==> flow/design.v <==
`timescale 1ns / 1ps
module main(
    input clk,rst,start,
    input [3:0]ip,
    output reg [59:0]ans,
    output reg finish
    );
    parameter [6:0]addr_max=100;
    reg [59:0]max,adder;
    reg [3:0]bram[addr_max-1:0];
    reg [6:0]addr,index,index_max;
    reg [3:0]state;
    always @(posedge clk)
    begin
        if(rst)
        begin
            addr<=0;ans<=0;max<=0;
            index<=0;index_max<=addr_max-12;
            state<=0;
            finish<=1;
        end
        else 
        begin
            case(state)
            0:
            begin
                addr<=0;ans<=adder;max<=0;
                index<=0;index_max<=addr_max-12;
                if(start)
                begin
                    finish<=0;
                    state<=1;
                end
                else finish<=1;
            end
            1:
            begin
                if(addr>=addr_max)
                begin
                    state<=2;
                    addr<=0;
                end
                else 
                begin
                    bram[addr]<=ip;
                    addr<=addr+1;
                end
            end
            2:
            begin
                if(addr<=index_max) 
                begin
                    if(bram[addr]>max[3:0])
                    begin
                        index<=addr;    
                        max[3:0]<=bram[addr];
                    end
                    addr<=addr+1;
                end
                else
                begin
                    addr<=index+1;
                    if(index_max>=99)state<=0;
                    else 
                    begin
                        index_max<=index_max+1;       
                        max<=max<<4;
                    end
                end
            end
            endcase        
        end   
    end
    reg [15:0]c;
    wire [15:0]cin={c[15:1],1'b0};
    genvar i;
    generate 
        for(i=1;i<16;i=i+1)
        begin:bcd_adder
            always @(*)
            begin
                if(rst) 
                begin
                    adder[4*i-1:4*(i-1)]=0;
                    c[i]=0;
                end
                else if(cin[i-1]+max[4*i-1:4*(i-1)]+ans[4*i-1:4*(i-1)]>9)
                begin
                    adder[4*i-1:4*(i-1)]=cin[i-1]+ans[4*i-1:4*(i-1)]+max[4*i-1:4*(i-1)]-10;
                    c[i]=1;
                end
                else
                begin
                    adder[4*i-1:4*(i-1)]=cin[i-1]+ans[4*i-1:4*(i-1)]+max[4*i-1:4*(i-1)];
                    c[i]=0;
                end
            end
        end
    endgenerate
endmodule
==> flow/config.mk <==
export PLATFORM = sky130hd
export DESIGN_NAME = main
export DESIGN_NICKNAME = main
export VERILOG_FILES = /design/flow/design.v
export SDC_FILE = /design/flow/constraint.sdc
export NUM_CORES = 4
export LEC_CHECK = 0
export CAP_MARGIN = 0
export CELL_PAD_IN_SITES_DETAIL_PLACEMENT = 2
export CORE_ASPECT_RATIO = 1.62
export CORE_MARGIN = 7
export CORE_UTILIZATION = 45
export CTS_CLUSTER_SIZE = 87
export GPL_TIMING_DRIVEN = 0
export HOLD_SLACK_MARGIN = -0.06
export PLACE_DENSITY = 0.48
export SLEW_MARGIN = 0
export TNS_END_PERCENT = 45
==> flow/constraint.sdc <==
create_clock -name core_clock -period 25.0 [get_ports {clk}]
set_input_delay 5.0000 -clock core_clock [delete_from_list [all_inputs] [get_ports {clk}]]
set_output_delay 5.0000 -clock core_clock [all_outputs]
set_load 0.01 [all_outputs]
run.sh (not shown) runs the stock make flow with config.mk's settings and CLKGATE_MAP_FILE=.
The first run went through all stages and came out clean.
Rerun with:
==> flow/config.mk (replaced) <==
export PLATFORM = sky130hd
export DESIGN_NAME = main
export DESIGN_NICKNAME = main
export VERILOG_FILES = /design/flow/design.v
export SDC_FILE = /design/flow/constraint.sdc
export NUM_CORES = 4
export LEC_CHECK = 0
export CAP_MARGIN = 20
export CORE_MARGIN = 2
export CORE_UTILIZATION = 40
export SLEW_MARGIN = 20
==> flow/constraint.sdc (replaced) <==
create_clock -name core_clock -period 24.2 [get_ports {clk}]
set_input_delay 4.8400 -clock core_clock [delete_from_list [all_inputs] [get_ports {clk}]]
set_output_delay 4.8400 -clock core_clock [all_outputs]
set_load 0.01 [all_outputs]
After rerunning: Power climbs by 3.0%. Wire length drops by 32%. Worst setup slack gains 0.32 ns. Core utilization drops by 6.8 points. Clock power climbs by 5.3%.
Rerun with:
--- a/flow/config.mk
+++ b/flow/config.mk
@@ -9,3 +9,5 @@
 export CORE_MARGIN = 2
-export CORE_UTILIZATION = 40
+export CORE_UTILIZATION = 56
+export CTS_CLUSTER_SIZE = 14
+export SETUP_SLACK_MARGIN = 2.23
 export SLEW_MARGIN = 20
==> flow/constraint.sdc (replaced) <==
create_clock -name core_clock -period 18.4 [get_ports {clk}]
set_input_delay 3.6800 -clock core_clock [delete_from_list [all_inputs] [get_ports {clk}]]
set_output_delay 3.6800 -clock core_clock [all_outputs]
set_load 0.01 [all_outputs]
Outcome: Now the flow produced a layout that fails on negative setup slack. Clock-buffer cell count came out lower by 4. Sequential share of layout area came out lower by 1.3 points. Final cell count came out lower by 4.6%. Synthesized area does not change. Hold slack gets better by 0.011 ns. Clock skew came out higher by 0.0040 ns. Total power came out higher by 29%. Final area came out higher by 2.6%.
Rerun with:
--- a/flow/config.mk
+++ b/flow/config.mk
@@ -9,5 +9,3 @@
 export CORE_MARGIN = 2
-export CORE_UTILIZATION = 56
-export CTS_CLUSTER_SIZE = 14
-export SETUP_SLACK_MARGIN = 2.23
+export CORE_UTILIZATION = 57
 export SLEW_MARGIN = 20
==> flow/constraint.sdc (replaced) <==
create_clock -name core_clock -period 24.2 [get_ports {clk}]
set_input_delay 4.8400 -clock core_clock [delete_from_list [all_inputs] [get_ports {clk}]]
set_output_delay 4.8400 -clock core_clock [all_outputs]
set_load 0.01 [all_outputs]
Result: With this change the flow completed without violations; power fell by 24%; non-clock buffer count fell by 120; worst setup slack improved by 3.8 ns; cell area fell by about 3.6%; sequential power fell by 24%; via count fell by about 4%.
Rerun with:
--- a/flow/config.mk
+++ b/flow/config.mk
@@ -7,5 +7,7 @@
 export LEC_CHECK = 0
+export ABC_AREA = 1
 export CAP_MARGIN = 20
 export CORE_MARGIN = 2
-export CORE_UTILIZATION = 57
+export CORE_UTILIZATION = 70
+export CTS_CLUSTER_SIZE = 16
 export SLEW_MARGIN = 20
==> flow/constraint.sdc (replaced) <==
create_clock -name core_clock -period 13.5 [get_ports {clk}]
set_input_delay 2.7000 -clock core_clock [delete_from_list [all_inputs] [get_ports {clk}]]
set_output_delay 2.7000 -clock core_clock [all_outputs]
set_load 0.01 [all_outputs]
The new run completed and failed the layout checks on negative setup slack.
Clock skew decreases by 0.033 ns.
Sequential share of layout area decreases by 1.5 points.
Clock power increases by 72%.
Final area increases by 3.1%.

========
== run A ==
Starts from the design.v that is shown in full above.
make LEC_CHECK=0 ABC_AREA=1 CAP_MARGIN=20 CORE_MARGIN=2 CORE_UTILIZATION=68 CTS_CLUSTER_SIZE=51 SLEW_MARGIN=20 finish   # period 19.7 ns
Run A had finished all stages when the layout checks came back failing, citing negative setup slack.
The following lists how run B was set up differently from run A:
--- a/flow/config.mk
+++ b/flow/config.mk
@@ -8 +7,0 @@
-export ABC_AREA = 1
@@ -10,4 +9,4 @@
-export CORE_MARGIN = 2
-export CORE_UTILIZATION = 68
-export CTS_CLUSTER_SIZE = 51
-export SLEW_MARGIN = 20
+export CORE_MARGIN = 4
+export CORE_UTILIZATION = 40
+export CTS_CLUSTER_SIZE = 80
+export SLEW_MARGIN = 25
==> flow/constraint.sdc <==
create_clock -name core_clock -period 25.0 [get_ports {clk}]
set_input_delay 5.0000 -clock core_clock [delete_from_list [all_inputs] [get_ports {clk}]]
set_output_delay 5.0000 -clock core_clock [all_outputs]
set_load 0.01 [all_outputs]
Results
The final layout from run B, which completed every stage, passed the timing, DRC and antenna checks at the end of the flow. Run B ended up with multiplexers as its largest non-sequential cell family by area; run A ended up with simple AND/OR/NAND/NOR gates. met2 global-route usage ended up 26 points lower on run B than on run A. Compared with run A, synthesized cell count in run B decreased by more than a quarter. On run B: clock latency at the later pin of the worst-skew pair is 0.02 ns higher than what run A gave. Run B ends up with a register share after synthesis that is 1.6 points higher than in run A. Against run A as the reference, run B delivers a higher inserted tap cell count. Setup slack at placement ends up higher on run B. Per the comparison of run B with run A, layout overhead on the synthesized area moved up, tightest hold margin moved up. Cmp run B and run A / global-route usage / lower: run B. Taking run A as the reference, in run B count of non-CTS inverters in the layout lost 76, total power now sits lower.
For run C, these inputs were changed with respect to run B:
--- a/flow/config.mk
+++ b/flow/config.mk
@@ -8,5 +8,10 @@
-export CAP_MARGIN = 20
-export CORE_MARGIN = 4
-export CORE_UTILIZATION = 40
-export CTS_CLUSTER_SIZE = 80
-export SLEW_MARGIN = 25
+export ABC_AREA = 1
+export CAP_MARGIN = 40
+export CORE_MARGIN = 2
+export CORE_UTILIZATION = 72
+export CTS_CLUSTER_DIAMETER = 388
+export CTS_CLUSTER_SIZE = 17
+export HOLD_SLACK_MARGIN = 0.29
+export PLACE_DENSITY_LB_ADDON = 0.13
+export SETUP_SLACK_MARGIN = 3.58
+export SLEW_MARGIN = 10
==> flow/constraint.sdc <==
create_clock -name core_clock -period 13.5 [get_ports {clk}]
set_input_delay 2.7000 -clock core_clock [delete_from_list [all_inputs] [get_ports {clk}]]
set_output_delay 2.7000 -clock core_clock [all_outputs]
set_load 0.01 [all_outputs]
==> comparison <==
- In run C the implementation ran to completion but is not tape-out ready, as the final checks report negative setup slack.
- Where clock power is concerned, run B is better than run C.
- Relative to run B, maximum fanout along the worst path increased by 1 in run C.
- Worst setup slack: run C vs run B down 6.53 ns
- Final cell count in run C vs run B: up 13%
- Relative to run B, the global-route usage of run C is higher by 17 points.
- Area: run C vs run B -> run C larger
- Post-route total power up 1300 µW in run C wrt run B
- Run C vs. run B: routed wire length now larger, count of vias placed by the detailed router now larger.
- Number of buffers created by CTS of run C falls short of that of run B by more than a quarter.
- Number of library cell types mapped by synthesis (run C / run B): 0.68
Inputs modified between run C and run D:
==> flow/config.mk <==
export PLATFORM = sky130hd
export DESIGN_NAME = main
export DESIGN_NICKNAME = main
export VERILOG_FILES = /design/flow/design.v
export SDC_FILE = /design/flow/constraint.sdc
export NUM_CORES = 4
export LEC_CHECK = 0
export CAP_MARGIN = 20
export CORE_MARGIN = 2
export CORE_UTILIZATION = 58
export CTS_CLUSTER_SIZE = 14
export SETUP_SLACK_MARGIN = 2.23
export SLEW_MARGIN = 20
export TNS_END_PERCENT = 5
==> flow/constraint.sdc <==
create_clock -name core_clock -period 17.5 [get_ports {clk}]
set_input_delay 3.5000 -clock core_clock [delete_from_list [all_inputs] [get_ports {clk}]]
set_output_delay 3.5000 -clock core_clock [all_outputs]
set_load 0.01 [all_outputs]
Results
- Status run D: flow complete, layout not clean - negative setup slack
- Count of inverters other than clock inverters in the layout shrinks by more than a quarter when moving from run C to run D.
- From run C to run D the numbers moved as follows: internal power fell by about 8%, sequential cell count of the final layout stayed essentially flat, cell count after placement fell by 18%, post-route standard cell area excluding fillers stayed essentially flat.
- Measured against each other, run D and run C differ in fraction of area in non-clock buffers, the lower figure coming from run D.
- Comparing run D and run C, the higher simple logic cell fraction of the synthesized area was measured on run C.
- When run D is measured against run C, its clock-buffer cell count turns out 22% higher.
- Run D: switching fraction of total power is 2.7 points lower than what run C reported.
- Setup-violating endpoint count in the final report, run D and run C: lower on run D
- Post-CTS clock slew at the launch and capture registers of the worst setup and hold paths (run D over run C): decrease, 0.02 ns
### run D -> run E
--- a/flow/config.mk
+++ b/flow/config.mk
@@ -8 +8,2 @@
-export CAP_MARGIN = 20
+export ABC_AREA = 1
+export CAP_MARGIN = 5
@@ -10,3 +11,6 @@
-export CORE_UTILIZATION = 58
-export CTS_CLUSTER_SIZE = 14
-export SETUP_SLACK_MARGIN = 2.23
+export CORE_UTILIZATION = 72
+export CTS_CLUSTER_DIAMETER = 388
+export CTS_CLUSTER_SIZE = 16
+export HOLD_SLACK_MARGIN = 0.29
+export PLACE_DENSITY = 0.42
+export SETUP_SLACK_MARGIN = -0.92
@@ -14 +17,0 @@
-export TNS_END_PERCENT = 5
==> flow/constraint.sdc <==
create_clock -name core_clock -period 13.5 [get_ports {clk}]
set_input_delay 2.7000 -clock core_clock [delete_from_list [all_inputs] [get_ports {clk}]]
set_output_delay 2.7000 -clock core_clock [all_outputs]
set_load 0.01 [all_outputs]
### Flow results
The layout from run E, despite a flow that completed every stage, fails the layout checks, with the failing checks listed as negative setup slack.
Compared with run D, run E shows net switching component of the power that has gone up by more than 10%.
Part of the total power dissipated in combinational logic: run D and run E compared, lower one is run D
Relative to run D, the multiplexer area fraction after synthesis of run E is lower by 10 points.
Where area after synthesis is concerned, run D is better than run E.
The clock group share of total power reported for run E is smaller than that of run D by 11 points.
In run E the die outline height turned out about 9% lower than in run D.
On total power of the final layout: between run D and run E, it ends up higher for run E.
Of the two values seen for main combinational cell family by area after synthesis, multiplexers was produced by run D and simple AND/OR/NAND/NOR gates by run E.
Diff run D -> run E: core region area -about 17%, pre-CTS setup slack -1.21 ns.
Power is estimated from default activity; no workload was simulated.
